File: design.v
module flope #(
    parameter int Width = 1
)(
    input logic clk,
    input logic en,
    input logic[Width-1:0] d,
    output logic[Width-1:0] q
);
    always_ff @(posedge clk) begin
        if (en)
            q <= d; 
    end
endmodule
module floper #(
    parameter int Width = 1,
    parameter logic[Width-1:0] ResetValue = 0
)(
    input logic clk,
    input logic reset,
    input logic en,
    input logic[Width-1:0] d,
    output logic[Width-1:0] q
);
    always_ff @(posedge clk or posedge reset) begin
        if (reset)
            q <= ResetValue;
        else if (en)
            q <= d; 
    end
endmodule
module flopr #(
    parameter int Width = 1,
    parameter logic[Width-1:0] ResetValue = 0
)(
    input logic clk,
    input logic reset,
    input logic[Width-1:0] d,
    output logic[Width-1:0] q
);
    always_ff @(posedge clk or posedge reset) begin
        if (reset)
            q <= ResetValue;
        else
            q <= d; 
    end
endmodule
module mux2 #(
    parameter int Width = 1
)(
    input logic[Width-1:0] a0,
    input logic[Width-1:0] a1,
    input logic sel,
    output logic[Width-1:0] y
);
    assign y = sel ? a1 : a0;
endmodule
module mux4 #(
    parameter int Width = 1
)(
    input logic[Width-1:0] a0,
    input logic[Width-1:0] a1,
    input logic[Width-1:0] a2,
    input logic[Width-1:0] a3,
    input logic[1:0] sel,
    output logic[Width-1:0] y
);
    always_comb
        case (sel)
            2'h0: y = a0;
            2'h1: y = a1;
            2'h2: y = a2;
            2'h3: y = a3;
        endcase
endmodule
module controller(
    input logic[6:0] opcode,
    input logic[2:0] funct3,
    input logic funct75,
    output logic[1:0] rs_valid,
    output logic rd_valid,
    output logic[2:0] imm_sel,
    output logic[1:0] src_sel,
    output logic[3:0] alsu_func,
    output logic[1:0] exec_sel,
    output logic jump_d,
    output logic[2:0] flow_ctrl,
    output logic mem_write,
    output logic mem_read,
    output logic[2:0] mem_size,
    output logic system
);
    logic is_shift;
    logic[17:0] controls;
    assign is_shift = funct3[1:0] == 2'b01;
    assign mem_write = (opcode == 7'b01_000_11);
    assign mem_read = (opcode == 7'b00_000_11);
    assign mem_size = funct3;
    assign {rs_valid, rd_valid, imm_sel, src_sel, alsu_func, exec_sel, jump_d, flow_ctrl} = controls;
    always_comb begin
        system = 0;
        case (opcode)
            7'b00_100_11:
                if (is_shift) controls = {3'b01_1,  3'b000, 2'b10, {funct75, funct3},  2'b00, 4'b0000  };
                else          controls = {3'b01_1,  3'b000, 2'b10, {1'b0, funct3},   2'b00, 4'b0000  };
            7'b01_100_11:       controls = {3'b11_1, 3'b000, 2'b00, {funct75, funct3},  2'b00, 4'b0000  };
            7'b01_101_11:      controls = {3'b00_1,   3'b010, 2'b00,  4'b0000,    2'b01,  4'b0000  };
            7'b00_101_11:    controls = {3'b00_1,   3'b010, 2'b11, 4'b0000,  2'b00, 4'b0000  };
            7'b00_000_11:     controls = {3'b01_1,  3'b000, 2'b10, 4'b0000,  2'b00, 4'b0000  };
            7'b01_000_11:    controls = {3'b11_0,  3'b001, 2'b10, 4'b0000,  2'b00, 4'b0000  };
            7'b11_011_11:      controls = {3'b00_1,   3'b100, 2'b00,  4'b0000,    2'b10,  4'b1000 };
            7'b11_001_11:     controls = {3'b01_1,  3'b000, 2'b10, 4'b0000,  2'b10,  4'b0100 };
            7'b11_000_11:
                case (funct3)
                    3'b000:     controls = {3'b11_0,  3'b101, 2'b00, 4'b1000,  2'b00,    4'b0010 };
                    3'b001:     controls = {3'b11_0,  3'b101, 2'b00, 4'b1000,  2'b00,    4'b0011};
                    3'b100:     controls = {3'b11_0,  3'b101, 2'b00, 4'b0010,  2'b00,    4'b0011};
                    3'b101:     controls = {3'b11_0,  3'b101, 2'b00, 4'b0010,  2'b00,    4'b0010 };
                    3'b110:    controls = {3'b11_0,  3'b101, 2'b00, 4'b0011, 2'b00,    4'b0011};
                    3'b111:    controls = {3'b11_0,  3'b101, 2'b00, 4'b0011, 2'b00,    4'b0010 };
                    default:  controls = {3'b00_0,   3'b000, 2'b00,  4'b0000,    2'b00,    4'b0000  };
                endcase
            7'b00_011_11:     controls = {3'b00_0,   3'b000, 2'b00,  4'b0000,    2'b00,    4'b0000  };
            7'b11_100_11: begin
                system = 1;   controls = {3'b00_0,   3'b000, 2'b00,  4'b0000,    2'b00,    4'b0000  };
            end
            default: begin
                system = 1;   controls = {3'b00_0,   3'b000, 2'b00,  4'b0000,    2'b00,    4'b0000  };
            end
        endcase
    end
endmodule
module decode_stage(
    input logic clk,
    input logic halted,
    input logic[31:0] instr_d,
    input logic[31:0] pc_d,
    output logic[2:0] mem_size_d,
    output logic mem_write_d,
    output logic mem_read_d,
    output logic rd_valid_d,
    output logic[1:0] exec_sel_d,
    output logic[2:0] flow_ctrl_d,
    output logic[3:0] alsu_func_d,
    output logic[1:0] src_sel_d,
    output logic[3:0] fwd_sel_d,
    output logic[4:0] rd_d,
    output logic[31:0] reg_a_d,
    output logic[31:0] reg_b_d,
    output logic[31:0] imm_d,
    output logic[31:0] pc_imm_d,
    output logic jump_d,
    input logic[4:0] rd_w,
    input logic rd_valid_w,
    input logic[31:0] reg_d_w,
    input logic[4:0] rd_e,
    input logic rd_valid_e,
    input logic[4:0] rd_m,
    input logic rd_valid_m,
    input logic mem_read_e,
    output logic stall,
    input logic flush,
    output logic system
);
    logic[4:0] rs1;
    logic[4:0] rs2;
    logic[2:0] imm_sel;
    logic[1:0] rs_valid;
    logic mem_write_pre;
    logic mem_read_pre;
    logic rd_valid_pre;
    logic[2:0] flow_ctrl_pre;
    decomposer decomposer(instr_d, rd_d, rs1, rs2);
    reg_file reg_file(
        .clk(clk),
        .a1(rs1),
        .rd1(reg_a_d),
        .a2(rs2),
        .rd2(reg_b_d),
        .a3(rd_w),
        .wd3(reg_d_w),
        .we3(~halted & rd_valid_w)
    );
    imm_dec imm_dec(instr_d, imm_sel, imm_d);
    pc_imm_adder pc_imm_adder(pc_d, imm_d, pc_imm_d);
    logic system_pre;
    controller controller(
        .opcode(instr_d[6:0]),
        .funct3(instr_d[14:12]),
        .funct75(instr_d[30]),
        .rs_valid(rs_valid),
        .rd_valid(rd_valid_pre),
        .imm_sel(imm_sel),
        .src_sel(src_sel_d),
        .alsu_func(alsu_func_d),
        .exec_sel(exec_sel_d),
        .jump_d(jump_d),
        .flow_ctrl(flow_ctrl_pre),
        .mem_write(mem_write_pre),
        .mem_read(mem_read_pre),
        .mem_size(mem_size_d),
        .system(system_pre)
    );
    hazard_unit hazard_unit(
        .rs1(rs1),
        .rs2(rs2),
        .rs_valid(rs_valid),
        .rd_e(rd_e),
        .rd_valid_e(rd_valid_e),
        .rd_m(rd_m),
        .rd_valid_m(rd_valid_m),
        .mem_read_e(mem_read_e),
        .fwd_sel(fwd_sel_d),
        .stall(stall)
    );
    assign system = system_pre & ~flush;
    mux2 #(6) nop_mask(
        {mem_read_pre, mem_write_pre, rd_valid_pre, flow_ctrl_pre},
        6'd0,
        stall | flush,
        {mem_read_d, mem_write_d, rd_valid_d, flow_ctrl_d}
    );
endmodule
module decomposer(
    input logic[31:0] instr,
    output logic[4:0] rd,
    output logic[4:0] rs1,
    output logic[4:0] rs2
);
    assign rd = instr[11:7];
    assign rs1 = instr[19:15];
    assign rs2 = instr[24:20];
endmodule
module hazard_unit(
    input logic[4:0] rs1,
    input logic[4:0] rs2,
    input logic[1:0] rs_valid,
    input logic[4:0] rd_e,
    input logic rd_valid_e,
    input logic[4:0] rd_m,
    input logic rd_valid_m,
    input logic mem_read_e,
    output logic[3:0] fwd_sel,
    output logic stall
);
    always_comb begin
        fwd_sel = 4'b0000;
        stall = 1'b0;
        if (rd_valid_e & rd_e != 5'd0) begin
            fwd_sel[0] = rs_valid[0] & (rs1 == rd_e);
            fwd_sel[1] = rs_valid[1] & (rs2 == rd_e);
            stall = mem_read_e & (fwd_sel[0] | fwd_sel[1]);
        end
        if (rd_valid_m & rd_m != 5'd0) begin
            fwd_sel[2] = rs_valid[0] & (rs1 == rd_m);
            fwd_sel[3] = rs_valid[1] & (rs2 == rd_m);
        end
    end
endmodule
module imm_dec(
    input logic[31:0] instr,
    input logic[2:0] imm_sel,
    output logic[31:0] imm
);
    logic sign;
    assign sign = instr[31];
    always_comb
        case (imm_sel)
            3'b000: imm = { {20{sign}}, instr[31:20] };                                  
            3'b001: imm = { {20{sign}}, instr[31:25], instr[11:7] };                     
            3'b010: imm = { instr[31:12], 12'h0 };                                       
            3'b100: imm = { {12{sign}}, instr[19:12], instr[20], instr[30:21], 1'b0 };   
            3'b101: imm = { {20{sign}}, instr[7], instr[30:25], instr[11:8], 1'b0 };     
            default: imm = 32'h0;
        endcase
endmodule
module pc_imm_adder(
    input logic[31:0] pc,
    input logic[31:0] imm,
    output logic[31:0] pc_imm
);
    assign pc_imm = pc + imm;
endmodule
module reg_file(
    input logic clk,
    input logic[4:0] a1,
    output logic[31:0] rd1,
    input logic[4:0] a2,
    output logic[31:0] rd2,
    input logic[4:0] a3,
    input logic[31:0] wd3,
    input logic we3
);
    logic[31:0] regs[32];
    always_ff @(posedge clk) begin
        if (we3 && a3 != 5'h0)
            regs[a3] <= wd3;
    end
    assign rd1 = (a1 == 5'h0) ? 32'h0 : ((we3 && a1 == a3) ? wd3 : regs[a1]);
    assign rd2 = (a2 == 5'h0) ? 32'h0 : ((we3 && a2 == a3) ? wd3 : regs[a2]);
endmodule
module alsu(
    input logic[31:0] a,
    input logic[31:0] b,
    input logic[3:0] f,
    output logic[31:0] s,
    output logic zero
);
    logic sub_en;
    logic[31:0] bb, sum, xor_res, or_res, and_res, shift_res;
    logic an, bn, sn, slt;
    assign sub_en = f[3] | f[1];
    assign bb = {32{sub_en}} ^ b;
    assign sum = a + bb + sub_en;
    assign xor_res = a ^ b;
    assign or_res = a | b;
    assign and_res = a & b;
    assign an = a[31];
    assign bn = b[31];
    assign sn = sum[31];
    always_comb
        case ({an, bn})
            2'b00: slt = sn;
            2'b01: slt = f[0];
            2'b10: slt = ~f[0];
            2'b11: slt = sn;
        endcase
    shifter shifter(a, b[4:0], f[3:2], shift_res);    
    always_comb
        case (f[2:0])
            3'b000: s = sum;
            3'b001: s = shift_res;
            3'b010: s = {31'h0, slt};
            3'b011: s = {31'h0, slt};
            3'b100: s = xor_res;
            3'b101: s = shift_res;
            3'b110: s = or_res;
            3'b111: s = and_res;
        endcase
    assign zero = ~|s;
endmodule
module execute_stage(
    input logic[1:0] exec_sel_e,
    input logic[2:0] flow_ctrl_e,
    input logic[3:0] alsu_func_e,
    input logic[1:0] src_sel_e,
    input logic[3:0] fwd_sel_e,
    input logic[31:0] reg_a_e,
    input logic[31:0] reg_b_e,
    input logic[31:0] imm_e,
    input logic[31:0] pc_e,
    input logic[31:0] pc4_e,
    output logic[31:0] exec_res_e,
    output logic[31:0] fwd_b_e,
    output logic[1:0] pc_sel_e,
    output logic[31:0] alsu_res_e,
    input logic[31:0] exec_res_m,
    input logic[31:0] reg_d_w,
    output logic flush
);
    logic[31:0] fwd_a;
    logic[31:0] fwd_b;
    logic[31:0] src_a;
    logic[31:0] src_b;
    logic zero;
    fwd_mux fwd_mux(reg_a_e, reg_b_e, exec_res_m, reg_d_w, fwd_sel_e, fwd_a, fwd_b);
    src_mux src_mux(fwd_a, fwd_b, pc_e, imm_e, src_sel_e, src_a, src_b);
    assign fwd_b_e = fwd_b;
    alsu alsu(src_a, src_b, alsu_func_e, alsu_res_e, zero);
    flow_control flow_control(zero, flow_ctrl_e, pc_sel_e, flush);
    mux4 #(32) exec_mux(alsu_res_e, imm_e, pc4_e, pc4_e, exec_sel_e, exec_res_e);
endmodule
module flow_control(
    input logic zero,
    input logic[2:0] flow_ctrl,
    output logic[1:0] pc_sel_e,
    output logic flush
);
    logic branch_cond, branch_taken;
    assign branch_cond = zero ^ flow_ctrl[0];
    assign branch_taken = branch_cond & flow_ctrl[1];
    assign pc_sel_e = {flow_ctrl[2], branch_taken};
    assign flush = branch_taken | flow_ctrl[2];
endmodule
module fwd_mux(
    input logic[31:0] reg_a,
    input logic[31:0] reg_b,
    input logic[31:0] exec_res_m,
    input logic[31:0] reg_d_w,
    input logic[3:0] fwd_sel,
    output logic[31:0] fwd_a,
    output logic[31:0] fwd_b
);
    assign fwd_a = fwd_sel[0] ? exec_res_m : (fwd_sel[2] ? reg_d_w : reg_a);
    assign fwd_b = fwd_sel[1] ? exec_res_m : (fwd_sel[3] ? reg_d_w : reg_b);
endmodule
module shifter (
    input logic[31:0] a,
    input logic[4:0] shamt,
    input logic[1:0] f,
    output logic[31:0] y
);
    logic[63:0] bc;
    logic[4:0] k;
    logic[47:0] d4;
    logic[39:0] d3;
    logic[35:0] d2;
    logic[33:0] d1;
    logic[32:0] d0;
    always_comb
        case (f)
            2'b00: bc = {a, 32'h0};
            2'b01: bc = {32'h0, a};
            2'b10: bc = {a, 32'h0};
            2'b11: bc = {{32{a[31]}}, a};
        endcase
    assign k = {5{~f[0]}} ^ shamt;
    assign d4 = k[4] ? bc[63:16] : bc[47:0];
    assign d3 = k[3] ? d4[47:8] : d4[39:0];
    assign d2 = k[2] ? d3[39:4] : d3[35:0];
    assign d1 = k[1] ? d2[35:2] : d2[33:0];
    assign d0 = k[0] ? d1[33:1] : d1[32:0];
    assign y = f[0] ? d0[31:0] : d0[32:1];
endmodule
module src_mux(
    input logic[31:0] fwd_a,
    input logic[31:0] fwd_b,
    input logic[31:0] pc,
    input logic[31:0] imm,
    input logic[1:0] src_sel,
    output logic[31:0] src_a,
    output logic[31:0] src_b
);
    assign src_a = src_sel[0] ? pc : fwd_a;
    assign src_b = src_sel[1] ? imm : fwd_b;
endmodule
module fetch_stage #(
    parameter logic[31:0] BootVector = 32'h0000_0000
)(
    input logic clk,
    input logic reset,
    input logic halted,
    output logic[31:0] i_addr,
    input logic[31:0] i_data,
    output logic[31:0] instr_f,
    output logic[31:0] pc_f,
    output logic[31:0] pc4_f,
    input logic[31:0] pc_imm_d,
    input logic[31:0] pc_imm_e,
    input logic[31:0] alsu_res_e,
    input logic jump_d,
    input logic[1:0] pc_sel_e,
    input logic stall,
    input logic flush,
    output logic misaligned_pc
);
    logic[31:0] pc1;
    logic[31:0] pc2;
    logic[31:0] pc3;
    floper #(32, BootVector) pc_reg(clk, reset, ~halted & ~stall, pc1, pc_f);
    pc4_adder pc4_adder(pc_f, pc4_f);
    mux2 #(32) pc_mux_d(pc4_f, pc_imm_d, jump_d, pc3);
    mux4 #(32) pc_mux_e(pc3, pc_imm_e, alsu_res_e, alsu_res_e, pc_sel_e, pc2);
    pc_mask pc_mask(pc2, pc1, misaligned_pc);
    assign i_addr = pc_f;
    mux2 #(32) instr_mux(i_data, 32'b000000000000_00000_000_00000_0010011, flush | jump_d, instr_f);
endmodule
module pc4_adder(
    input logic[31:0] pc,
    output logic[31:0] pc4
);
    assign pc4 = pc + 4;
endmodule
module pc_mask(
    input logic[31:0] pc2,
    output logic[31:0] pc1,
    output logic misaligned_pc
);
    assign pc1 = {pc2[31:2], 2'b0};
    assign misaligned_pc = pc2[1];
endmodule
module halt_ctrl(
    input logic clk,
    input logic reset,
    input logic system,
    input logic misaligned_pc,
    input logic misaligned_addr,
    input logic unhalt,
    output logic halted
);
    logic halt_set;
    always_ff @(posedge clk or posedge reset) begin
        if (reset)
            halted <= 0;
        else begin
            if (unhalt)
                halted <= 0;
            else if (halt_set)
                halted <= 1;
        end
    end
    assign halt_set = system | misaligned_pc | misaligned_addr;
endmodule
module addr_dec(
    input logic[31:0] addr,
    output logic[1:0] byte_offset,
    output logic[31:0] word_addr
);
    assign byte_offset = addr[1:0];
    assign word_addr = {addr[31:2], 2'b00};
endmodule
module dmem_ctrl(
    input logic[31:0] a,
    input logic[31:0] wd,
    output logic[31:0] rd,
    input logic mem_write,
    input logic[2:0] mem_size,
    output logic[31:0] d_addr,
    output logic[31:0] d_wdata,
    output logic[3:0] d_wstrb,
    input logic[31:0] d_rdata,
    output logic misaligned_addr
);
    logic[1:0] byte_offset;
    logic[3:0] lanes;
    addr_dec addr_dec(a, byte_offset, d_addr);
    lane_dec lane_dec(byte_offset, mem_size, lanes);
    write_shifter write_shifter(wd, lanes, d_wdata);
    read_shifter read_shifter(d_rdata, lanes, mem_size[2], rd);
    assign d_wstrb = lanes & {4{mem_write}};
    assign misaligned_addr = (lanes == 4'h0);
endmodule
module lane_dec(
    input logic[1:0] byte_offset,
    input logic[2:0] mem_size,
    output logic[3:0] lanes
);
    always_comb begin
        case (mem_size[1:0])
            2'b00:
                case (byte_offset)
                    2'h0: lanes = 4'b0001;
                    2'h1: lanes = 4'b0010;
                    2'h2: lanes = 4'b0100;
                    2'h3: lanes = 4'b1000;
                endcase
            2'b01:
                case (byte_offset)
                    2'h0: lanes = 4'b0011;
                    2'h2: lanes = 4'b1100;
                    default: lanes = 4'b0000;
                endcase
            2'b10:
                lanes = (byte_offset == 2'h0) ? 4'b1111 : 4'b0000;
            default: lanes = 4'b0000;
        endcase
    end
endmodule
module memory_stage(
    input logic halted,
    output logic[31:0] d_addr,
    output logic[31:0] d_wdata,
    output logic[3:0] d_wstrb,
    input logic[31:0] d_rdata,
    input logic[2:0] mem_size_m,
    input logic mem_write_m,
    input logic mem_read_m,
    input logic[31:0] exec_res_m,
    input logic[31:0] fwd_b_m,
    output logic[31:0] reg_d_m,
    output logic misaligned_addr
);
    logic[31:0] mem_res;
    logic mem_op_m;
    logic misaligned_addr_pre;
    dmem_ctrl dmem_ctrl(
        .a(exec_res_m),
        .wd(fwd_b_m),
        .rd(mem_res),
        .mem_write(~halted & mem_write_m),
        .mem_size(mem_size_m),
        .d_addr(d_addr),
        .d_wdata(d_wdata),
        .d_wstrb(d_wstrb),
        .d_rdata(d_rdata),
        .misaligned_addr(misaligned_addr_pre)
    );
    mux2 #(32) mem_mux(exec_res_m, mem_res, mem_read_m, reg_d_m);
    assign mem_op_m = mem_read_m | mem_write_m;
    assign misaligned_addr = misaligned_addr_pre & mem_op_m;
endmodule
module read_shifter(
    input logic[31:0] rdata,
    input logic[3:0] lanes,
    input logic zeroext,
    output logic[31:0] rd
);
    always_comb
        case (lanes)
            4'b0001: rd = zeroext ? {24'h0, rdata[7:0]}   : {{24{rdata[7]}},  rdata[7:0]};
            4'b0010: rd = zeroext ? {24'h0, rdata[15:8]}  : {{24{rdata[15]}}, rdata[15:8]};
            4'b0100: rd = zeroext ? {24'h0, rdata[23:16]} : {{24{rdata[23]}}, rdata[23:16]};
            4'b1000: rd = zeroext ? {24'h0, rdata[31:24]} : {{24{rdata[31]}}, rdata[31:24]};
            4'b0011: rd = zeroext ? {16'h0, rdata[15:0]}  : {{16{rdata[15]}}, rdata[15:0]};
            4'b1100: rd = zeroext ? {16'h0, rdata[31:16]} : {{16{rdata[31]}}, rdata[31:16]};
            4'b1111: rd = rdata;
            default: rd = 32'h0;
        endcase
endmodule
module write_shifter(
    input logic[31:0] wd,
    input logic[3:0] lanes,
    output logic[31:0] wdata
);
    always_comb
        casez (lanes)
            4'b??10: wdata = { wd[31:16], wd[7:0], wd[7:0] };
            4'b?100: wdata = { wd[15:0], wd[15:0] };
            4'b1000: wdata = { wd[7:0], wd[23:0] };
            default: wdata = wd;
        endcase
endmodule
module de_reg(
    input logic clk,
    input logic reset,
    input logic halted,
    input logic[2:0] mem_size_d,
    input logic mem_write_d,
    input logic mem_read_d,
    input logic rd_valid_d,
    input logic[1:0] exec_sel_d,
    input logic[2:0] flow_ctrl_d,
    input logic[3:0] alsu_func_d,
    input logic[1:0] src_sel_d,
    input logic[3:0] fwd_sel_d,
    input logic[4:0] rd_d,
    input logic[31:0] reg_a_d,
    input logic[31:0] reg_b_d,
    input logic[31:0] imm_d,
    input logic[31:0] pc_imm_d,
    input logic[31:0] pc_d,
    input logic[31:0] pc4_d,
    output logic[2:0] mem_size_e,
    output logic mem_write_e,
    output logic mem_read_e,
    output logic rd_valid_e,
    output logic[1:0] exec_sel_e,
    output logic[2:0] flow_ctrl_e,
    output logic[3:0] alsu_func_e,
    output logic[1:0] src_sel_e,
    output logic[3:0] fwd_sel_e,
    output logic[4:0] rd_e,
    output logic[31:0] reg_a_e,
    output logic[31:0] reg_b_e,
    output logic[31:0] imm_e,
    output logic[31:0] pc_imm_e,
    output logic[31:0] pc_e,
    output logic[31:0] pc4_e
);
    floper #(6) floper(
        clk, reset, ~halted,
        {mem_read_d, mem_write_d, rd_valid_d, flow_ctrl_d},
        {mem_read_e, mem_write_e, rd_valid_e, flow_ctrl_e}
    );
    flope #(212) flope(
        clk, ~halted,
        {mem_size_d, exec_sel_d, alsu_func_d, src_sel_d, fwd_sel_d, rd_d, reg_a_d, reg_b_d, imm_d, pc_imm_d, pc_d, pc4_d},
        {mem_size_e, exec_sel_e, alsu_func_e, src_sel_e, fwd_sel_e, rd_e, reg_a_e, reg_b_e, imm_e, pc_imm_e, pc_e, pc4_e}
    );
endmodule
module em_reg(
    input logic clk,
    input logic reset,
    input logic halted,
    input logic[2:0] mem_size_e,
    input logic mem_write_e,
    input logic mem_read_e,
    input logic rd_valid_e,
    input logic[4:0] rd_e,
    input logic[31:0] exec_res_e,
    input logic[31:0] fwd_b_e,
    output logic[2:0] mem_size_m,
    output logic mem_write_m,
    output logic mem_read_m,
    output logic rd_valid_m,
    output logic[4:0] rd_m,
    output logic[31:0] exec_res_m,
    output logic[31:0] fwd_b_m
);
    floper #(3) floper(
        clk, reset, ~halted,
        {mem_read_e, mem_write_e, rd_valid_e},
        {mem_read_m, mem_write_m, rd_valid_m}
    );
    flope #(72) flope(
        clk, ~halted,
        {mem_size_e, rd_e, exec_res_e, fwd_b_e},
        {mem_size_m, rd_m, exec_res_m, fwd_b_m}
    );
endmodule
module fd_reg(
    input logic clk,
    input logic reset,
    input logic halted,
    input logic stall,
    input logic[31:0] instr_f,
    input logic[31:0] pc_f,
    input logic[31:0] pc4_f,
    output logic[31:0] instr_d,
    output logic[31:0] pc_d,
    output logic[31:0] pc4_d
);
    floper #(32,32'b000000000000_00000_000_00000_0010011) floper(
        clk, reset, ~halted & ~stall,
        instr_f,
        instr_d
    );
    flope #(64) flope(
        clk, ~halted & ~stall,
        {pc_f, pc4_f},
        {pc_d, pc4_d}
    );
endmodule
module mw_reg(
    input logic clk,
    input logic reset,
    input logic halted,
    input logic rd_valid_m,
    input logic[4:0] rd_m,
    input logic[31:0] reg_d_m,
    output logic rd_valid_w,
    output logic[4:0] rd_w,
    output logic[31:0] reg_d_w
);
    floper #(1) floper(
        clk, reset, ~halted,
        rd_valid_m,
        rd_valid_w
    );
    flope #(37) flope(
        clk, ~halted,
        {rd_m, reg_d_m},
        {rd_w, reg_d_w}
    );
endmodule
module riscv #(
    parameter logic[31:0] BootVector = 32'h0000_0000
)(
    input logic clk,
    input logic reset,
    output logic halted,
    input logic unhalt,
    output logic[31:0] i_addr,
    input logic[31:0] i_data,
    output logic[31:0] d_addr,
    output logic[31:0] d_wdata,
    output logic[3:0] d_wstrb,
    input logic[31:0] d_rdata
);
    logic[31:0] instr_f;
    logic[31:0] pc_f;
    logic[31:0] pc4_f;
    logic[31:0] instr_d;
    logic[31:0] pc_d;
    logic[31:0] pc4_d;
    logic[2:0] mem_size_d;
    logic mem_write_d;
    logic mem_read_d;
    logic rd_valid_d;
    logic[1:0] exec_sel_d;
    logic[2:0] flow_ctrl_d;
    logic[3:0] alsu_func_d;
    logic[1:0] src_sel_d;
    logic[3:0] fwd_sel_d;
    logic[4:0] rd_d;
    logic[31:0] reg_a_d;
    logic[31:0] reg_b_d;
    logic[31:0] imm_d;
    logic[31:0] pc_imm_d;
    logic jump_d;
    logic[2:0] mem_size_e;
    logic mem_write_e;
    logic mem_read_e;
    logic rd_valid_e;
    logic[1:0] exec_sel_e;
    logic[2:0] flow_ctrl_e;
    logic[3:0] alsu_func_e;
    logic[1:0] src_sel_e;
    logic[3:0] fwd_sel_e;
    logic[4:0] rd_e;
    logic[31:0] reg_a_e;
    logic[31:0] reg_b_e;
    logic[31:0] imm_e;
    logic[31:0] pc_imm_e;
    logic[31:0] pc_e;
    logic[31:0] pc4_e;
    logic[31:0] exec_res_e;
    logic[31:0] fwd_b_e;
    logic[1:0] pc_sel_e;
    logic[31:0] alsu_res_e;
    logic[2:0] mem_size_m;
    logic mem_write_m;
    logic mem_read_m;
    logic rd_valid_m;
    logic[4:0] rd_m;
    logic[31:0] exec_res_m;
    logic[31:0] fwd_b_m;
    logic[31:0] reg_d_m;
    logic rd_valid_w;
    logic[4:0] rd_w;
    logic[31:0] reg_d_w;
    logic stall;
    logic flush;
    logic system;
    logic misaligned_pc;
    logic misaligned_addr;
    fetch_stage fetch(.*);
    fd_reg fd_reg(.*);
    decode_stage decode(.*);
    de_reg de_reg(.*);
    execute_stage execute(.*);
    em_reg em_reg(.*);
    memory_stage memory(.*);
    mw_reg mw_reg(.*);
    halt_ctrl halt_ctrl(.*);
endmodule
File: run.sh
#!/bin/bash
# the make line also repeats each setting of config.mk as NAME=value (left out here)
make -C /OpenROAD-flow-scripts/flow DESIGN_CONFIG=/design/flow/config.mk WORK_HOME=/design/flow/orfs CLKGATE_MAP_FILE= finish
File: config.mk
export PLATFORM = sky130hd
export DESIGN_NAME = riscv
export DESIGN_NICKNAME = riscv
export VERILOG_FILES = /design/flow/design.v
export SDC_FILE = /design/flow/constraint.sdc
export NUM_CORES = 4
export LEC_CHECK = 0
export CAP_MARGIN = 20
export CORE_MARGIN = 2
export CORE_UTILIZATION = 63
export CTS_CLUSTER_DIAMETER = 28
export CTS_CLUSTER_SIZE = 14
export MAX_ROUTING_LAYER = met4
export SETUP_SLACK_MARGIN = 1.28
export SLEW_MARGIN = 20
File: constraint.sdc
create_clock -name core_clock -period 5.11 [get_ports {clk}]
set_input_delay 1.0220 -clock core_clock [delete_from_list [all_inputs] [get_ports {clk}]]
set_output_delay 1.0220 -clock core_clock [all_outputs]
set_load 0.01 [all_outputs]
==> ds_physical_params.txt, run 1 <==
Summary of implementation characteristics

Parameter                              Value

Run status
  Status .................. stopped before the end
  Stage at which the run stopped .................. global routing (5_1_grt)
  Error .................. [ERROR GRT-0116] Global routing finished with congestion. Check the congestion regions in the DRC Viewer.

Synth
  XORs/XNORs by Area .................. 0.0162
  Dominant combinational family .................. multiplexers
  Number of warnings issued by yosys .................. 20
  Top cell area share .................. 0.537
  Proportion of register bits with asynchronous set or reset after synthesis .................. 0.0496
  Flop and latch count out of synthesis .................. 1472
  Post-synth top flop .................. sky130_fd_sc_hd__edfxtp_1
  Most common library cells after synthesis .................. sky130_fd_sc_hd__edfxtp_1 (1399), sky130_fd_sc_hd__mux4_2 (642), sky130_fd_sc_hd__nor2_1 (398)
  Number of flops mapped to enable cells by yosys .................. 1399
  Library cell with the largest summed area after synthesis .................. sky130_fd_sc_hd__edfxtp_1
  Ao+oa area frac .................. 0.0900
  Most common cell in the netlist .................. sky130_fd_sc_hd__edfxtp_1
  Fa+ha+maj area frac .................. 0.0207
  Seq share, synth .................. 0.560
  Post-synthesis simple-gate area fraction .................. 0.0610
  Mean cell area of the mapped netlist .................. 14.9 um^2
  Cell count after synthesis .................. 5268
  Post-Synthesis Cell Area .................. 78200 um^2
  Yosys cell count .................. 5268
  Count of distinct cell types in the synthesized netlist .................. 111
  Synth mux share .................. 0.217
  Biggest area contributors in the synthesized netlist .................. sky130_fd_sc_hd__edfxtp_1 (54%), sky130_fd_sc_hd__mux4_2 (18%), sky130_fd_sc_hd__dfrtp_1 (2.2%), sky130_fd_sc_hd__mux2i_1 (2.2%), sky130_fd_sc_hd__ha_1 (2.0%)
  Total cell area reported by yosys after synthesis .................. 78200 um^2

Floorplan
  Y dimension of the die .................. 356 um
  Core Footprint .................. 123000 um^2
  I/O pin count .................. 168
  X dimension of the die .................. 356 um
  Standard-cell rows .................. 129
  Core utilization before placement .................. 0.634
  Overall die area .................. 127000 um^2

Placed design
  IO buf count .................. 163
  Hpwl dp .................. 206 mm
  Final weighted congestion in routability-driven placement .................. 1.04

Clock tree
  Clock root buffer master .................. sky130_fd_sc_hd__clkbuf_16
  Maximum buffer depth of the clock tree .................. 4
  Number of buffers inserted during clock tree synthesis .................. 326
  CTS HTree Levels .................. 5
  Number of clock sinks .................. 1472

Global routing
  Leftover overflow at the end of global routing .................. 190
  Total routing resource utilization after global routing .................. 0.663
through the flow:
step                      area, um^2  cells  setup slack (ps)  setup TNS [ps]   util
after floorplan                78600   5303              -552          -32080      -
after global placement         87600   7518             -1200          -77170  0.709
after detailed placement       87600   7518             -1250          -79780  0.709
after CTS                     101000   8209              -832          -51150  0.818
layer usage:
metal  GRT usage  GRT overflow
met1       0.691             1
met2       0.862           115
met3       0.409             1
met4       0.584            73
met5           -             -
repair_timing:
action | CTS
cloned | 8
pin swaps | 147
hold buffers | 0
resized | 481
hold endpoints to repair | 0
buffers inserted | 109
setup endpoints to repair | 778
==> run 2: changes to the inputs <==
- CAP_MARGIN: 20 -> 25
- CELL_PAD_IN_SITES_DETAIL_PLACEMENT: default -> 0
- CELL_PAD_IN_SITES_GLOBAL_PLACEMENT: default -> 0
- CORE_UTILIZATION: 63 -> 66
- CTS_CLUSTER_DIAMETER: 28 -> 60
- CTS_CLUSTER_SIZE: 14 -> 82
- GPL_ROUTABILITY_DRIVEN: default -> 1
- GPL_TIMING_DRIVEN: default -> 1
- MAX_ROUTING_LAYER: met4 -> default
- MIN_ROUTING_LAYER: default -> met1
- SETUP_SLACK_MARGIN: 1.28 -> -0.26
- SLEW_MARGIN: 20 -> 25
- TNS_END_PERCENT: default -> 80
- clock period: 5.11 -> 5.18 ns (I/O delays scaled with it)
==> run 2 against run 1 <==
Now fails the layout checks on setup timing. Area after synthesis is the same. Die area shrank 4.5%. Synthesized cell count is the same.
==> ds_physical_params.txt, run 2 <==
Physical design parameters

Parameter                              Value

Setup path
  Crit path largest cell delay .................. 490 ps
  Number of buffers and inverters on the critical path .................. 12
  Reg-to-reg critical path endpoint .................. fd_reg.floper.q[0]
  Startpoint kind of the worst setup timing path .................. register
  Worst Path Required .................. 5840 ps
  Top cell family by delay on the critical path .................. buffers and inverters
  End of the critical path .................. fd_reg.floper.q[0]
  Total stage count of the critical path .................. 28
  R2r setup slk .................. -660 ps
  Classification of the worst setup path .................. register to register
  Launching point of the worst reg2reg path .................. de_reg.flope.q[197]
  Largest driver fanout on the critical path .................. 12
  Worst endpoint data arrival time .................. 6500 ps
  Dominant cell type by count on the critical path .................. sky130_fd_sc_hd__buf_4
  Start point of the critical path .................. de_reg.flope.q[197]
  Crit-path slowest cell .................. sky130_fd_sc_hd__edfxtp_1
  Critical Path End Type .................. register
  Worst Reg-to-Reg Cells .................. 28

Final layout
  Area delta synth->final .................. 18.8%
  Final-stage net count .................. 6243
  Non-filler instance count after layout .................. 7681
  Final standard cell utilization of the core .................. 0.789
  Filler Cells Inserted .................. 6259

Run
  Count of tool warnings .................. 75
  Maximum Capacitance Violations .................. 0

Synth
  Count of distinct cell types in the synthesized netlist .................. 111
  Library cell with the largest summed area after synthesis .................. sky130_fd_sc_hd__edfxtp_1
  Synth mux share .................. 0.217
  Fa+ha+maj area frac .................. 0.0207
  Mean cell area of the mapped netlist .................. 14.9 um^2
  Post-synth top flop .................. sky130_fd_sc_hd__edfxtp_1
  Biggest area contributors in the synthesized netlist .................. sky130_fd_sc_hd__edfxtp_1 (54%), sky130_fd_sc_hd__mux4_2 (18%), sky130_fd_sc_hd__dfrtp_1 (2.2%), sky130_fd_sc_hd__mux2i_1 (2.2%), sky130_fd_sc_hd__ha_1 (2.0%)
  Most common library cells after synthesis .................. sky130_fd_sc_hd__edfxtp_1 (1399), sky130_fd_sc_hd__mux4_2 (642), sky130_fd_sc_hd__nor2_1 (398)
  Yosys cell count .................. 5268
  Top cell area share .................. 0.537
  Total cell area reported by yosys after synthesis .................. 78200 um^2
  Number of flops mapped to enable cells by yosys .................. 1399
  Seq share, synth .................. 0.560
  Ao+oa area frac .................. 0.0900
  Flop and latch count out of synthesis .................. 1472
  Cell count after synthesis .................. 5268
  Post-synthesis simple-gate area fraction .................. 0.0610
  Dominant combinational family .................. multiplexers
  Proportion of register bits with asynchronous set or reset after synthesis .................. 0.0496
  XORs/XNORs by Area .................. 0.0162
  Number of warnings issued by yosys .................. 20
  Post-Synthesis Cell Area .................. 78200 um^2
  Most common cell in the netlist .................. sky130_fd_sc_hd__edfxtp_1

Floorplan
  Core utilization before placement .................. 0.664
  X dimension of the die .................. 348 um
  Overall die area .................. 121000 um^2
  Y dimension of the die .................. 348 um
  I/O pin count .................. 168
  Core Footprint .................. 118000 um^2
  Standard-cell rows .................. 126

Hold path
  Hold worst-path end .................. de_reg.flope.q[14]
  Hold path startpoint .................. fd_reg.flope.q[14]
  Number of cells on the worst hold path .................. 0
  Worst min-delay path class .................. register to register

Pwr
  Worst voltage drop across the vdd grid .................. 0.000354 V
  Power dissipated in combinational cells .................. 15.1 mW
  Dominant power group .................. registers
  Clock-net power .................. 9.20 mW
  Leakage power of the design .................. 32.8 nW
  Logic gate share of total power .................. 0.383
  Power Sequential .................. 15.1 mW
  Power Dens Cells .................. 424 nW/um^2
  Internal power .................. 25.1 mW
  Sequential group share of total power .................. 0.384
  Clk network pwr share .................. 0.233
  Fraction of power spent switching nets .................. 0.364
  Switching power .................. 14.4 mW

STA
  Remaining max-slew budget at the tightest pin .................. 0.199
  Final cycle utilization of the critical path .................. 1.13
  Worst Clk Skew .................. 115 ps
  RSZ-0062 raised after global routing .................. yes
  Minimum setup slack in the final design .................. -656 ps
  Setup violations, final .................. 70
  Sum of negative setup slack .................. -37320 ps
  Number of failing hold endpoints at the final stage .................. 0
  Fin crit period .................. 5840 ps
  Number of pins with negative max-slew slack in the final report .................. 0
  Slew of the pin with the lowest slew margin .................. 1200 ps
  Highest clock rate .................. 0.171 GHz

Detailed routing
  Initial DRT Pass Iterations .................. 9
  Vias .................. 59700
  Violation tally from detailed-route iteration zero .................. 11500
  WL per Instance .................. 39.5 um
  Post-route antenna net violation count .................. 0
  Residual DRC count .................. 0
  Routed WL .................. 303 mm
  Detailed-route vias per instance .................. 7.77

Global routing
  Antenna violations before repair .................. 14
  Total routing resource utilization after global routing .................. 0.502
  Wire length of the first global-routing pass .................. 427 mm
  Leftover overflow at the end of global routing .................. 0
  Via count of the first global-routing pass .................. 58500
  Pin count of the biggest net entering global routing .................. 130

Clock tree
  Maximum buffer depth of the clock tree .................. 3
  CTS tree .................. done
  Number of buffers inserted during clock tree synthesis .................. 101
  Clock root buffer master .................. sky130_fd_sc_hd__clkbuf_16
  Number of clock sinks .................. 1472
  Post-CTS Hold Fix Bufs .................. 0
  CTS HTree Levels .................. 3
  Clock transition time at the flip-flop clock pins of the worst setup and hold paths .................. 90 ps
  Latest clock arrival within the worst-skew pair .................. 810 ps

Run status
  Status .................. finished with violations
  Layout check fault list .............. setup timing

Placed design
  Cells after DPL .................. 7404
  IO buf count .................. 163
  Worst setup slack before clock tree synthesis .................. -840 ps
  Final weighted congestion in routability-driven placement .................. 1.13
  Hpwl dp .................. 194 mm
run 2: repair_timing:
| action | in CTS | in global routing |
|---|---|---|
| resized | 171 | 76 |
| pin swaps | 36 | 37 |
| gates cloned | 2 | 2 |
| hold endpoints to repair | 0 | 0 |
| setup endpoints to repair | 71 | 72 |
| buffers inserted | 52 | 19 |
run 2: per-stage QoR:
step	power [mW]	hold slack (ps)	area, um^2
detailed placement	28.7	405	87200
CTS	38.3	419	92300
global placement	28.5	401	87200
finish	39.4	420	93000
global route	40.2	429	92900
floorplan	22.2	400	78500
run 2: final cells by class:
| type | instances | area [um^2] | share of cell area |
|---|---|---|---|
| clock buffer | 109 | 2630 | 0.0283 |
| inverter | 139 | 546 | 0.00587 |
| antenna | 9 | 22.5 | 0.000242 |
| timing repair buffer | 1099 | 9460 | 0.102 |
| clock inverter | 82 | 1190 | 0.0128 |
| sequential | 1472 | 43900 | 0.472 |
| multi-input combinational | 3235 | 33300 | 0.358 |
| tap | 1536 | 1920 | 0.0207 |
run 2: per-layer routing:
layer | part of all wire | track usage
met1 | 0.31 | 0.638
met2 | 0.43 | 0.725
met3 | 0.17 | 0.192
met4 | 0.088 | 0.331
met5 | 0.0013 | 0.0108
==> run 3: changes to the inputs <==
- CORE_UTILIZATION: 66 -> 59
- CTS_CLUSTER_SIZE: 82 -> 17
- GPL_ROUTABILITY_DRIVEN: 1 -> 0
- PLACE_DENSITY: default -> 0.53
- SETUP_SLACK_MARGIN: -0.26 -> 0.6
- clock period: 5.18 -> 7.0 ns (I/O delays scaled with it)
==> run 3 against run 2 <==
The run now finishes clean. Cell count decreased by 5.1%. Clock power shrank 25%. Synthesized cell count did not move. Flip-flop count did not move. Core utilization is 13 points lower. Largest cell class unchanged. Highest routed layer unchanged.
==> ds_physical_params.txt, run 3 <==
Physical design parameters

Parameter                              Value

Clock tree
  Number of buffers inserted during clock tree synthesis .................. 121
  Latest clock arrival within the worst-skew pair .................. 780 ps
  CTS HTree Levels .................. 3
  Clock root buffer master .................. sky130_fd_sc_hd__clkbuf_16
  Maximum buffer depth of the clock tree .................. 3
  Clock transition time at the flip-flop clock pins of the worst setup and hold paths .................. 80 ps
  Number of clock sinks .................. 1472
  Post-CTS Hold Fix Bufs .................. 0
  CTS tree .................. done

Setup path
  Total stage count of the critical path .................. 22
  Worst endpoint data arrival time .................. 7060 ps
  Startpoint kind of the worst setup timing path .................. register
  Start point of the critical path .................. de_reg.flope.q[200]
  Crit path largest cell delay .................. 650 ps
  Number of buffers and inverters on the critical path .................. 6
  Top cell family by delay on the critical path .................. AND-OR/OR-AND gates
  Worst Path Required .................. 7700 ps
  Launching point of the worst reg2reg path .................. de_reg.flope.q[200]
  Worst Reg-to-Reg Cells .................. 22
  Reg-to-reg critical path endpoint .................. fd_reg.floper.q[26]
  Critical Path End Type .................. register
  Classification of the worst setup path .................. register to register
  Crit-path slowest cell .................. sky130_fd_sc_hd__o21ai_0
  Cell chain of the critical path .................. buf_4, mux2_4, o211ai_4, buf_4, nor3_1, buf_4, o211ai_1, a32oi_1, o21ai_0, o22ai_1, nor4b_2, o21ai_0, nor4b_2, nand4_1, nor4_4, buf_4, mux2i_2, nor3_4, buf_12, nor3_4, buf_4, a22o_1
  Largest driver fanout on the critical path .................. 44
  Dominant cell type by count on the critical path .................. sky130_fd_sc_hd__buf_4
  R2r setup slk .................. 640 ps
  End of the critical path .................. fd_reg.floper.q[26]

Run
  Maximum Capacitance Violations .................. 0
  Count of tool warnings .................. 71

Global routing
  Pin count of the biggest net entering global routing .................. 110
  Leftover overflow at the end of global routing .................. 0
  Total routing resource utilization after global routing .................. 0.404
  Antenna violations before repair .................. 13
  Via count of the first global-routing pass .................. 51400
  Wire length of the first global-routing pass .................. 386 mm

Floorplan
  Core utilization before placement .................. 0.595
  Standard-cell rows .................. 133
  I/O pin count .................. 168
  Core Footprint .................. 131000 um^2
  Overall die area .................. 136000 um^2
  Y dimension of the die .................. 368 um
  X dimension of the die .................. 368 um

Detailed routing
  Vias .................. 53800
  Residual DRC count .................. 0
  Post-route antenna net violation count .................. 0
  Initial DRT Pass Iterations .................. 10
  Violation tally from detailed-route iteration zero .................. 9317
  Highest routed metal layer .................. met5
  Detailed-route vias per instance .................. 7.38
  WL per Instance .................. 37.6 um
  Routed WL .................. 274 mm
  Routed wire length on met2 .................. 116 mm
  DRT met1 WL .................. 103 mm
  Met3 wirelength from detailed routing .................. 39.3 mm

STA
  Setup violations, final .................. 0
  Remaining max-slew budget at the tightest pin .................. 0.216
  Number of failing hold endpoints at the final stage .................. 0
  RSZ-0062 raised after global routing .................. no
  Slew of the pin with the lowest slew margin .................. 1180 ps
  Number of pins with negative max-slew slack in the final report .................. 0
  Highest clock rate .................. 0.157 GHz
  Fin crit period .................. 6360 ps
  Final Hold Slack .................. 418 ps
  Worst Clk Skew .................. 39.5 ps
  Final cycle utilization of the critical path .................. 0.909
  Sum of negative setup slack .................. 0 ps

Synth
  Post-synth top flop .................. sky130_fd_sc_hd__edfxtp_1
  Post-Synthesis Cell Area .................. 78200 um^2
  Yosys cell count .................. 5268
  Ao+oa area frac .................. 0.0900
  Flop and latch count out of synthesis .................. 1472
  Top cell area share .................. 0.537
  Proportion of register bits with asynchronous set or reset after synthesis .................. 0.0496
  Number of flops mapped to enable cells by yosys .................. 1399
  Number of warnings issued by yosys .................. 20
  Dominant combinational family .................. multiplexers
  Count of distinct cell types in the synthesized netlist .................. 111
  Mean cell area of the mapped netlist .................. 14.9 um^2
  Cell count after synthesis .................. 5268
  Library cell with the largest summed area after synthesis .................. sky130_fd_sc_hd__edfxtp_1
  Biggest area contributors in the synthesized netlist .................. sky130_fd_sc_hd__edfxtp_1 (54%), sky130_fd_sc_hd__mux4_2 (18%), sky130_fd_sc_hd__dfrtp_1 (2.2%), sky130_fd_sc_hd__mux2i_1 (2.2%), sky130_fd_sc_hd__ha_1 (2.0%)
  Total cell area reported by yosys after synthesis .................. 78200 um^2
  Most common cell in the netlist .................. sky130_fd_sc_hd__edfxtp_1
  Synth mux share .................. 0.217
  Post-synthesis simple-gate area fraction .................. 0.0610
  Fa+ha+maj area frac .................. 0.0207
  Seq share, synth .................. 0.560
  XORs/XNORs by Area .................. 0.0162
  Most common library cells after synthesis .................. sky130_fd_sc_hd__edfxtp_1 (1399), sky130_fd_sc_hd__mux4_2 (642), sky130_fd_sc_hd__nor2_1 (398)

Final layout
  Non-filler instance count after layout .................. 7287
  Final-stage net count .................. 5641
  Finished layout cell area .................. 87000 um^2
  Area delta synth->final .................. 11.2%

Pwr
  Leakage power of the design .................. 29.4 nW
  Clock-net power .................. 6.89 mW
  Power Sequential .................. 11.3 mW
  Worst voltage drop across the vdd grid .................. 0.000275 V
  Internal power .................. 17.5 mW
  Power dissipated in combinational cells .................. 8.74 mW
  Dominant power group .................. registers
  Sequential group share of total power .................. 0.420
  Fraction of power spent switching nets .................. 0.352
  Power Dens Cells .................. 310 nW/um^2
  Logic gate share of total power .................. 0.324
  Switching power .................. 9.50 mW
  Clk network pwr share .................. 0.255

Placed design
  IO buf count .................. 163
  Hpwl dp .................. 182 mm
  DP Area .................. 82800 um^2
  Cells after DPL .................. 7063

Hold path
  Hold worst-path end .................. de_reg.flope.q[20]
  Hold path startpoint .................. fd_reg.flope.q[20]
  Number of cells on the worst hold path .................. 0
  Worst min-delay path class .................. register to register

Run status
  Status .................. no timing/DRC/antenna violations
run 3: routing by layer:
layer  vias up  global-route usage
met5         -                   0
met4        14               0.181
met3       728               0.126
met2      3993               0.562
met1     27600               0.587
li1      21500                   -
run 3: stage by stage:
| stage | total power, mW | setup slack, ps | utilization |
|---|---|---|---|
| finish | 27.0 | 637 | 0.662 |
| global route | 27.7 | 577 | 0.662 |
| CTS | 26.5 | 648 | 0.660 |
| detailed placement | 19.8 | 218 | 0.630 |
| global placement | 19.7 | 204 | 0.629 |
| floorplan | 16.4 | 982 | - |
run 3: area by class of cell:
cell class	instances	area [um^2]
Inverter	139	542
Clock inverter	73	756
Multi-Input combinational cell	3235	32400
Antenna cell	2	5.00
Timing Repair Buffer	477	4160
Clock buffer	134	3110
Sequential cell	1472	43900
Tap cell	1755	2200
Fill cell	9353	44500
run 3: repair_timing:
| item | 4_1_cts | 5_1_grt |
|---|---|---|
| pin swaps | 2 | 3 |
| resized | 2 | 39 |
| setup endpoints to repair | 54 | 70 |
| setup buffers | 3 | 8 |
==> run 4: changes to the inputs <==
- ABC_AREA: default -> 1
- CAP_MARGIN: 25 -> 20
- CELL_PAD_IN_SITES_DETAIL_PLACEMENT: 0 -> 2
- CELL_PAD_IN_SITES_GLOBAL_PLACEMENT: 0 -> default
- CORE_ASPECT_RATIO: default -> 1.54
- CORE_UTILIZATION: 59 -> 40
- CTS_CLUSTER_DIAMETER: 60 -> 255
- CTS_CLUSTER_SIZE: 17 -> default
- GPL_ROUTABILITY_DRIVEN: 0 -> default
- GPL_TIMING_DRIVEN: 1 -> 0
- HOLD_SLACK_MARGIN: default -> -0.02
- MAX_ROUTING_LAYER: default -> met4
- PLACE_DENSITY: 0.53 -> default
- SETUP_SLACK_MARGIN: 0.6 -> 2.31
- SLEW_MARGIN: 25 -> 40
- TNS_END_PERCENT: 80 -> default
- clock period: 7.0 -> 10.0 ns (I/O delays scaled with it)
==> run 4 against run 3 <==
Synthesized cell count grew 67%. Area after synthesis grew 2.0%. Die area grew 50%. The flow now stops in global routing (5_1_grt).
==> ds_physical_params.txt, run 4 <==
Summary of implementation characteristics

Parameter                              Value

Run status
  Status .................. stopped before the end
  Stage at which the run stopped .................. global routing (5_1_grt)
  Error .................. [ERROR GRT-0116] Global routing finished with congestion. Check the congestion regions in the DRC Viewer.

Synth
  Mean cell area of the mapped netlist .................. 9.05 um^2
  Seq share, synth .................. 0.549
  Most common library cells after synthesis .................. sky130_fd_sc_hd__o21ai_0 (1675), sky130_fd_sc_hd__edfxtp_1 (1399), sky130_fd_sc_hd__nand2_1 (1066)
  Count of distinct cell types in the synthesized netlist .................. 65
  Most common cell in the netlist .................. sky130_fd_sc_hd__o21ai_0
  Number of warnings issued by yosys .................. 20
  Post-synthesis simple-gate area fraction .................. 0.144
  Biggest area contributors in the synthesized netlist .................. sky130_fd_sc_hd__edfxtp_1 (53%), sky130_fd_sc_hd__o21ai_0 (11%), sky130_fd_sc_hd__nand2_1 (5.0%), sky130_fd_sc_hd__a21oi_1 (4.5%), sky130_fd_sc_hd__nand3_1 (4.2%)
  Number of flops mapped to enable cells by yosys .................. 1399
  Yosys cell count .................. 8815
  Library cell with the largest summed area after synthesis .................. sky130_fd_sc_hd__edfxtp_1
  Total cell area reported by yosys after synthesis .................. 79800 um^2
  Fa+ha+maj area frac .................. 0.0203
  XORs/XNORs by Area .................. 0.0135
  Post-synth top flop .................. sky130_fd_sc_hd__edfxtp_1
  Flop and latch count out of synthesis .................. 1472
  Top cell area share .................. 0.527
  Ao+oa area frac .................. 0.202
  Synth mux share .................. 0
  Cell count after synthesis .................. 8815
  Dominant combinational family .................. AND-OR/OR-AND gates
  Proportion of register bits with asynchronous set or reset after synthesis .................. 0.0496
  Post-Synthesis Cell Area .................. 79800 um^2

Floorplan
  Standard-cell rows .................. 203
  X dimension of the die .................. 364 um
  Y dimension of the die .................. 558 um
  Core utilization before placement .................. 0.402
  Overall die area .................. 203000 um^2
  Core Footprint .................. 198000 um^2
  I/O pin count .................. 168

Clock tree
  Clock root buffer master .................. sky130_fd_sc_hd__clkbuf_16
  CTS HTree Levels .................. 4
  Maximum buffer depth of the clock tree .................. 4
  Number of clock sinks .................. 1472
  Number of buffers inserted during clock tree synthesis .................. 165

Placed design
  IO buf count .................. 163
  Hpwl dp .................. 546 mm
  Final weighted congestion in routability-driven placement .................. 1.24

Global routing
  Leftover overflow at the end of global routing .................. 8416
  Total routing resource utilization after global routing .................. 0.867
==> run 4: through the flow <==
step | util | instances | instance area, um^2 | hold slack (ps) | setup slack (ps)
after floorplan | - | 8850 | 79900 | 400 | 4490
after global placement | 0.428 | 11700 | 84900 | 403 | 1120
after detailed placement | 0.470 | 12000 | 93200 | 407 | 1980
after CTS | 0.497 | 12300 | 98600 | 423 | 2320
==> run 4: timing repair <==
action,CTS
hold endpoints to repair,0
setup endpoints to repair,69
hold buffers,0
buffers inserted,1
resized,13
==> run 4: metal layers <==
layer  GRT overflow  track usage
met5              -            -
met4           1902        0.909
met1            230        0.808
met3            216        0.651
met2           6068         1.08
==> run 5: changes to the inputs <==
- CELL_PAD_IN_SITES_DETAIL_PLACEMENT: 2 -> default
- CORE_ASPECT_RATIO: 1.54 -> default
- CORE_UTILIZATION: 40 -> 63
- CTS_CLUSTER_DIAMETER: 255 -> default
- GPL_TIMING_DRIVEN: 0 -> default
- HOLD_SLACK_MARGIN: -0.02 -> default
- MAX_ROUTING_LAYER: met4 -> default
- MIN_ROUTING_LAYER: met1 -> default
- SETUP_SLACK_MARGIN: 2.31 -> default
- SLEW_MARGIN: 40 -> 20
- clock period: 10.0 -> 8.01 ns (I/O delays scaled with it)
==> run 5 against run 4 <==
The run now finishes clean. Area after synthesis unchanged. Synthesized cell count is the same. Die area is 36% lower.
==> ds_physical_params.txt, run 5 <==
Physical design parameters

Parameter                              Value

Setup path
  Dominant cell type by count on the critical path .................. sky130_fd_sc_hd__nand2_1
  Classification of the worst setup path .................. register to register
  Total stage count of the critical path .................. 30
  Worst Reg-to-Reg Cells .................. 30
  Start point of the critical path .................. de_reg.flope.q[200]
  Reg-to-reg critical path endpoint .................. fd_reg.floper.q[30]
  Worst Path Required .................. 8730 ps
  R2r setup slk .................. 1380 ps
  Crit-path slowest cell .................. sky130_fd_sc_hd__nand4_4
  Worst endpoint data arrival time .................. 7350 ps
  Crit path largest cell delay .................. 600 ps
  End of the critical path .................. fd_reg.floper.q[30]
  Number of buffers and inverters on the critical path .................. 4
  Critical Path End Type .................. register
  Largest driver fanout on the critical path .................. 40
  Launching point of the worst reg2reg path .................. de_reg.flope.q[200]
  Top cell family by delay on the critical path .................. simple AND/OR/NAND/NOR gates
  Startpoint kind of the worst setup timing path .................. register

Pwr
  Clk network pwr share .................. 0.259
  Worst voltage drop across the vdd grid .................. 0.000303 V
  Power dissipated in combinational cells .................. 9.84 mW
  Dominant power group .................. registers
  Clock-net power .................. 7.10 mW
  Power Sequential .................. 10.4 mW
  Sequential group share of total power .................. 0.381
  Leakage power of the design .................. 32.6 nW
  Internal power .................. 16.3 mW
  Fraction of power spent switching nets .................. 0.403
  Total power draw .................. 27.4 mW
  Switching power .................. 11.0 mW
  Logic gate share of total power .................. 0.360
  Power Dens Cells .................. 313 nW/um^2

Clock tree
  Number of buffers inserted during clock tree synthesis .................. 152
  Buffers inserted during post-CTS setup optimization .................. 0
  Clock root buffer master .................. sky130_fd_sc_hd__clkbuf_16
  Number of clock sinks .................. 1472
  Total of cells resized after clock tree synthesis .................. 0
  Post-CTS Hold Fix Bufs .................. 0
  CTS tree .................. done
  Latest clock arrival within the worst-skew pair .................. 830 ps
  Clock transition time at the flip-flop clock pins of the worst setup and hold paths .................. 70 ps
  Maximum buffer depth of the clock tree .................. 3
  CTS HTree Levels .................. 4

Floorplan
  Standard-cell rows .................. 130
  Overall die area .................. 130000 um^2
  I/O pin count .................. 168
  Core utilization before placement .................. 0.635
  Core Footprint .................. 126000 um^2
  X dimension of the die .................. 360 um
  Y dimension of the die .................. 360 um

Synth
  Most common library cells after synthesis .................. sky130_fd_sc_hd__o21ai_0 (1675), sky130_fd_sc_hd__edfxtp_1 (1399), sky130_fd_sc_hd__nand2_1 (1066)
  Post-synthesis simple-gate area fraction .................. 0.144
  Dominant combinational family .................. AND-OR/OR-AND gates
  Seq share, synth .................. 0.549
  Total cell area reported by yosys after synthesis .................. 79800 um^2
  Post-Synthesis Cell Area .................. 79800 um^2
  Fa+ha+maj area frac .................. 0.0203
  Yosys cell count .................. 8815
  Top cell area share .................. 0.527
  Count of distinct cell types in the synthesized netlist .................. 65
  Synth mux share .................. 0
  Library cell with the largest summed area after synthesis .................. sky130_fd_sc_hd__edfxtp_1
  Number of flops mapped to enable cells by yosys .................. 1399
  Mean cell area of the mapped netlist .................. 9.05 um^2
  XORs/XNORs by Area .................. 0.0135
  Ao+oa area frac .................. 0.202
  Proportion of register bits with asynchronous set or reset after synthesis .................. 0.0496
  Cell count after synthesis .................. 8815
  Most common cell in the netlist .................. sky130_fd_sc_hd__o21ai_0
  Number of warnings issued by yosys .................. 20
  Flop and latch count out of synthesis .................. 1472
  Post-synth top flop .................. sky130_fd_sc_hd__edfxtp_1
  Biggest area contributors in the synthesized netlist .................. sky130_fd_sc_hd__edfxtp_1 (53%), sky130_fd_sc_hd__o21ai_0 (11%), sky130_fd_sc_hd__nand2_1 (5.0%), sky130_fd_sc_hd__a21oi_1 (4.5%), sky130_fd_sc_hd__nand3_1 (4.2%)

STA
  Sum of negative setup slack .................. 0 ps
  Minimum setup slack in the final design .................. 1380 ps
  Slew of the pin with the lowest slew margin .................. 1210 ps
  Remaining max-slew budget at the tightest pin .................. 0.194
  Fin crit period .................. 6630 ps
  Worst Clk Skew .................. 52.8 ps
  Setup violations, final .................. 0
  Final cycle utilization of the critical path .................. 0.828
  Number of pins with negative max-slew slack in the final report .................. 0
  Highest clock rate .................. 0.151 GHz
  Number of failing hold endpoints at the final stage .................. 0
  RSZ-0062 raised after global routing .................. no

Detailed routing
  Residual DRC count .................. 0
  Routed WL .................. 318 mm
  Initial DRT Pass Iterations .................. 14
  WL per Instance .................. 30.4 um
  Violation tally from detailed-route iteration zero .................. 16100
  Detailed-route vias per instance .................. 7.04
  Vias .................. 73500
  Post-route antenna net violation count .................. 0

Global routing
  Total routing resource utilization after global routing .................. 0.479
  Leftover overflow at the end of global routing .................. 0
  Met1 routing resource usage after global routing .................. 0.651
  Wire length of the first global-routing pass .................. 455 mm
  Via count of the first global-routing pass .................. 67900
  GR Util met2 .................. 0.665
  Antenna violations before repair .................. 18
  Routing usage on met3 .................. 0.174
  Global routing's busiest layer .................. met2
  Pin count of the biggest net entering global routing .................. 214

Run status
  Status .................. no timing/DRC/antenna violations

Placed design
  DP Area .................. 82400 um^2
  Final weighted congestion in routability-driven placement .................. 1.10
  IO buf count .................. 163
  Worst setup slack before clock tree synthesis .................. 1610 ps
  Hpwl dp .................. 203 mm

Hold path
  Worst min-delay path class .................. register to register
  Hold worst-path end .................. de_reg.flope.q[19]
  Number of cells on the worst hold path .................. 0
  Hold path startpoint .................. fd_reg.flope.q[19]

Final layout
  Final-stage net count .................. 8855
  Area delta synth->final .................. 9.48%
  Filler Cells Inserted .................. 9357
  Finished layout cell area .................. 87400 um^2

Run
  Count of tool warnings .................. 78
  Maximum Capacitance Violations .................. 0
[run 5: layout make-up]
class | instances | area (um^2) | area share
inverters | 704 | 2680 | 0.0307
diodes | 5 | 12.5 | 0.000143
clock inverters | 90 | 915 | 0.0105
clock buffers | 186 | 3970 | 0.0455
multi-input cells | 5982 | 30700 | 0.352
repair buffers | 348 | 3130 | 0.0358
flip-flops and latches | 1472 | 43900 | 0.502
well taps | 1650 | 2060 | 0.0236
[run 5: metal layers]
layer | part of all wire | up-vias | routed length (um)
li1 | - | 30900 | -
met1 | 0.35 | 34200 | 111000
met2 | 0.40 | 6906 | 129000
met3 | 0.18 | 1468 | 55600
met4 | 0.071 | 25 | 22600
met5 | 0.00075 | - | 237
[run 5: metrics by stage]
step / instances / util / hold WS, ps
finish: 10400 / 0.695 / 413
global route: 10400 / 0.695 / 423
CTS: 10400 / 0.695 / 417
detailed placement: 10200 / 0.656 / 405
global placement: 10200 / 0.655 / 403
floorplan: 8850 / - / 400
==> run 6: changes to the inputs <==
- ABC_AREA: 1 -> default
- CELL_PAD_IN_SITES_DETAIL_PLACEMENT: default -> 1
- CORE_ASPECT_RATIO: default -> 0.55
- CORE_UTILIZATION: 63 -> 23
- GPL_ROUTABILITY_DRIVEN: default -> 1
- GPL_TIMING_DRIVEN: default -> 0
- MAX_ROUTING_LAYER: default -> met4
- PLACE_DENSITY: default -> 0.74
- SETUP_SLACK_MARGIN: default -> -0.26
- SLEW_MARGIN: 20 -> 25
- clock period: 8.01 -> 8.49 ns (I/O delays scaled with it)
==> run 6 against run 5 <==
The layout now fails its checks (setup timing). Cell count fell by 0.63%. Count of clock-buffer cells in the layout increased by 1. Worst setup slack worse by 1900 ps. Worst hold slack improved by 5.0 ps. Via count decreased by 15%. Core utilization decreased by 42 points. Sequential share of layout area fell by 3.4 points. Power decreased by 8.7%. Flip-flop count unchanged. Critical path depth shrank 9. Synthesized cell count fell by 40%. Critical endpoint is now fetch.pc_reg.q[13]. Largest power group unchanged.
==> ds_physical_params.txt, run 6 <==
Physical design parameters

Parameter                              Value

Final layout
  Final standard cell utilization of the core .................. 0.277
  Final-stage net count .................. 5955
  Area delta synth->final .................. 19.7%
  Non-filler instance count after layout .................. 10400

Floorplan
  X dimension of the die .................. 790 um
  Core Footprint .................. 338000 um^2
  Overall die area .................. 345000 um^2
  Core utilization before placement .................. 0.232
  Standard-cell rows .................. 158
  Y dimension of the die .................. 437 um
  I/O pin count .................. 168

Pwr
  Worst voltage drop across the vdd grid .................. 0.000168 V
  Fraction of power spent switching nets .................. 0.398
  Switching power .................. 9.95 mW
  Internal power .................. 15.0 mW
  Logic gate share of total power .................. 0.368
  Clock-net power .................. 6.31 mW
  Sequential group share of total power .................. 0.379
  Dominant power group .................. registers
  Total power draw .................. 25.0 mW
  Leakage power of the design .................. 30.8 nW
  Power dissipated in combinational cells .................. 9.20 mW
  Clk network pwr share .................. 0.253
  Power Dens Cells .................. 267 nW/um^2
  Power Sequential .................. 9.48 mW

Run status
  Status .................. finished with violations
  Layout check fault list .............. setup timing

Setup path
  Reg-to-reg critical path endpoint .................. fetch.pc_reg.q[13]
  End of the critical path .................. fetch.pc_reg.q[13]
  Worst Path Required .................. 9240 ps
  Crit path largest cell delay .................. 930 ps
  R2r setup slk .................. -560 ps
  Startpoint kind of the worst setup timing path .................. register
  Top cell family by delay on the critical path .................. buffers and inverters
  Critical Path End Type .................. register
  Start point of the critical path .................. de_reg.flope.q[205]
  Dominant cell type by count on the critical path .................. sky130_fd_sc_hd__clkbuf_1
  Total stage count of the critical path .................. 21
  Classification of the worst setup path .................. register to register
  Cell chain of the critical path .................. buf_2, inv_1, buf_2, buf_2, clkbuf_1, clkbuf_1, clkbuf_1, clkbuf_1, o21ai_0, o22ai_1, a211o_1, nand3_4, nand4_1, nor4_4, buf_12, nand3_1, o21a_1, clkbuf_1, clkbuf_1, o221ai_1, nand2_1
  Crit-path slowest cell .................. sky130_fd_sc_hd__clkbuf_1
  Number of buffers and inverters on the critical path .................. 11
  Launching point of the worst reg2reg path .................. de_reg.flope.q[205]
  Worst Reg-to-Reg Cells .................. 21
  Largest driver fanout on the critical path .................. 10
  Worst endpoint data arrival time .................. 9800 ps

Global routing
  Antenna violations before repair .................. 31
  Wire length of the first global-routing pass .................. 529 mm
  Leftover overflow at the end of global routing .................. 0
  Pin count of the biggest net entering global routing .................. 108
  Via count of the first global-routing pass .................. 58400
  Total routing resource utilization after global routing .................. 0.229

STA
  Number of pins with negative max-slew slack in the final report .................. 0
  Remaining max-slew budget at the tightest pin .................. 0.168
  Final cycle utilization of the critical path .................. 1.07
  Setup violations, final .................. 67
  Number of failing hold endpoints at the final stage .................. 0
  Fin crit period .................. 9050 ps
  Minimum setup slack in the final design .................. -558 ps
  Highest clock rate .................. 0.111 GHz
  Slew of the pin with the lowest slew margin .................. 1240 ps
  Sum of negative setup slack .................. -23600 ps
  Worst Clk Skew .................. 63.6 ps

Synth
  Number of warnings issued by yosys .................. 20
  Count of distinct cell types in the synthesized netlist .................. 111
  Total cell area reported by yosys after synthesis .................. 78200 um^2
  Most common library cells after synthesis .................. sky130_fd_sc_hd__edfxtp_1 (1399), sky130_fd_sc_hd__mux4_2 (642), sky130_fd_sc_hd__nor2_1 (398)
  Number of flops mapped to enable cells by yosys .................. 1399
  Cell count after synthesis .................. 5268
  Proportion of register bits with asynchronous set or reset after synthesis .................. 0.0496
  Post-synth top flop .................. sky130_fd_sc_hd__edfxtp_1
  Library cell with the largest summed area after synthesis .................. sky130_fd_sc_hd__edfxtp_1
  Post-Synthesis Cell Area .................. 78200 um^2
  Yosys cell count .................. 5268
  XORs/XNORs by Area .................. 0.0162
  Post-synthesis simple-gate area fraction .................. 0.0610
  Fa+ha+maj area frac .................. 0.0207
  Ao+oa area frac .................. 0.0900
  Top cell area share .................. 0.537
  Dominant combinational family .................. multiplexers
  Seq share, synth .................. 0.560
  Mean cell area of the mapped netlist .................. 14.9 um^2
  Flop and latch count out of synthesis .................. 1472
  Synth mux share .................. 0.217
  Biggest area contributors in the synthesized netlist .................. sky130_fd_sc_hd__edfxtp_1 (54%), sky130_fd_sc_hd__mux4_2 (18%), sky130_fd_sc_hd__dfrtp_1 (2.2%), sky130_fd_sc_hd__mux2i_1 (2.2%), sky130_fd_sc_hd__ha_1 (2.0%)
  Most common cell in the netlist .................. sky130_fd_sc_hd__edfxtp_1

Detailed routing
  Vias .................. 62200
  Residual DRC count .................. 0
  Post-route antenna net violation count .................. 0
  Detailed-route vias per instance .................. 5.99
  WL per Instance .................. 38.7 um
  Routed WL .................. 401 mm
  Violation tally from detailed-route iteration zero .................. 13200
  Initial DRT Pass Iterations .................. 9

Clock tree
  Latest clock arrival within the worst-skew pair .................. 840 ps
  Number of clock sinks .................. 1472
  Clock root buffer master .................. sky130_fd_sc_hd__clkbuf_16
  Clock transition time at the flip-flop clock pins of the worst setup and hold paths .................. 70 ps
  Maximum buffer depth of the clock tree .................. 4
  Number of buffers inserted during clock tree synthesis .................. 147
  CTS HTree Levels .................. 4
  CTS tree .................. done

Run
  Count of tool warnings .................. 64
  Maximum Capacitance Violations .................. 0

Hold path
  Worst min-delay path class .................. register to register
  Hold path startpoint .................. fd_reg.flope.q[29]
  Hold worst-path end .................. de_reg.flope.q[29]
  Number of cells on the worst hold path .................. 0

Placed design
  Cells after DPL .................. 10100
  Worst setup slack before clock tree synthesis .................. -1670 ps
  IO buf count .................. 163
  Hpwl dp .................. 309 mm
  Final weighted congestion in routability-driven placement .................. 1.05
run 6: metal layers:
| layer | routed length, um | up-vias | GRT usage |
|---|---|---|---|
| met3 | 79700 | 1008 | 0.136 |
| met5 | 0 | - | - |
| met1 | 160000 | 32500 | 0.314 |
| met2 | 147000 | 6434 | 0.277 |
| li1 | - | 22200 | - |
| met4 | 14600 | 0 | 0.0603 |
run 6: final cells by class:
type / count / area (um^2)
inverters: 139 / 547
clock buffers: 187 / 3920
multi-input cells: 3235 / 32600
fillers: 36100 / 244000
repair buffers: 311 / 4400
well taps: 4480 / 5610
plain buffers: 454 / 2310
clock inverters: 61 / 383
flip-flops and latches: 1472 / 43800
diodes: 32 / 80.1
run 6: timing repair:
| action | in CTS | in global routing |
|---|---|---|
| endpoints found under the hold margin | 0 | 0 |
| setup endpoints to repair | 69 | 66 |
| pin swaps | 2 | 6 |
| hold buffers | 0 | 0 |
| gates resized | 19 | 19 |
| buffers inserted | 8 | 13 |
run 6: stage by stage:
step / hold slack (ps) / cell area (um^2)
3_3_place_gp: 404 / 85600
4_1_cts: 416 / 93000
2_1_floorplan: 400 / 78400
6_report: 418 / 93600
5_1_grt: 426 / 93600
3_5_place_dp: 406 / 88500
No activity file was given, so power comes from the tool's default toggle rates.
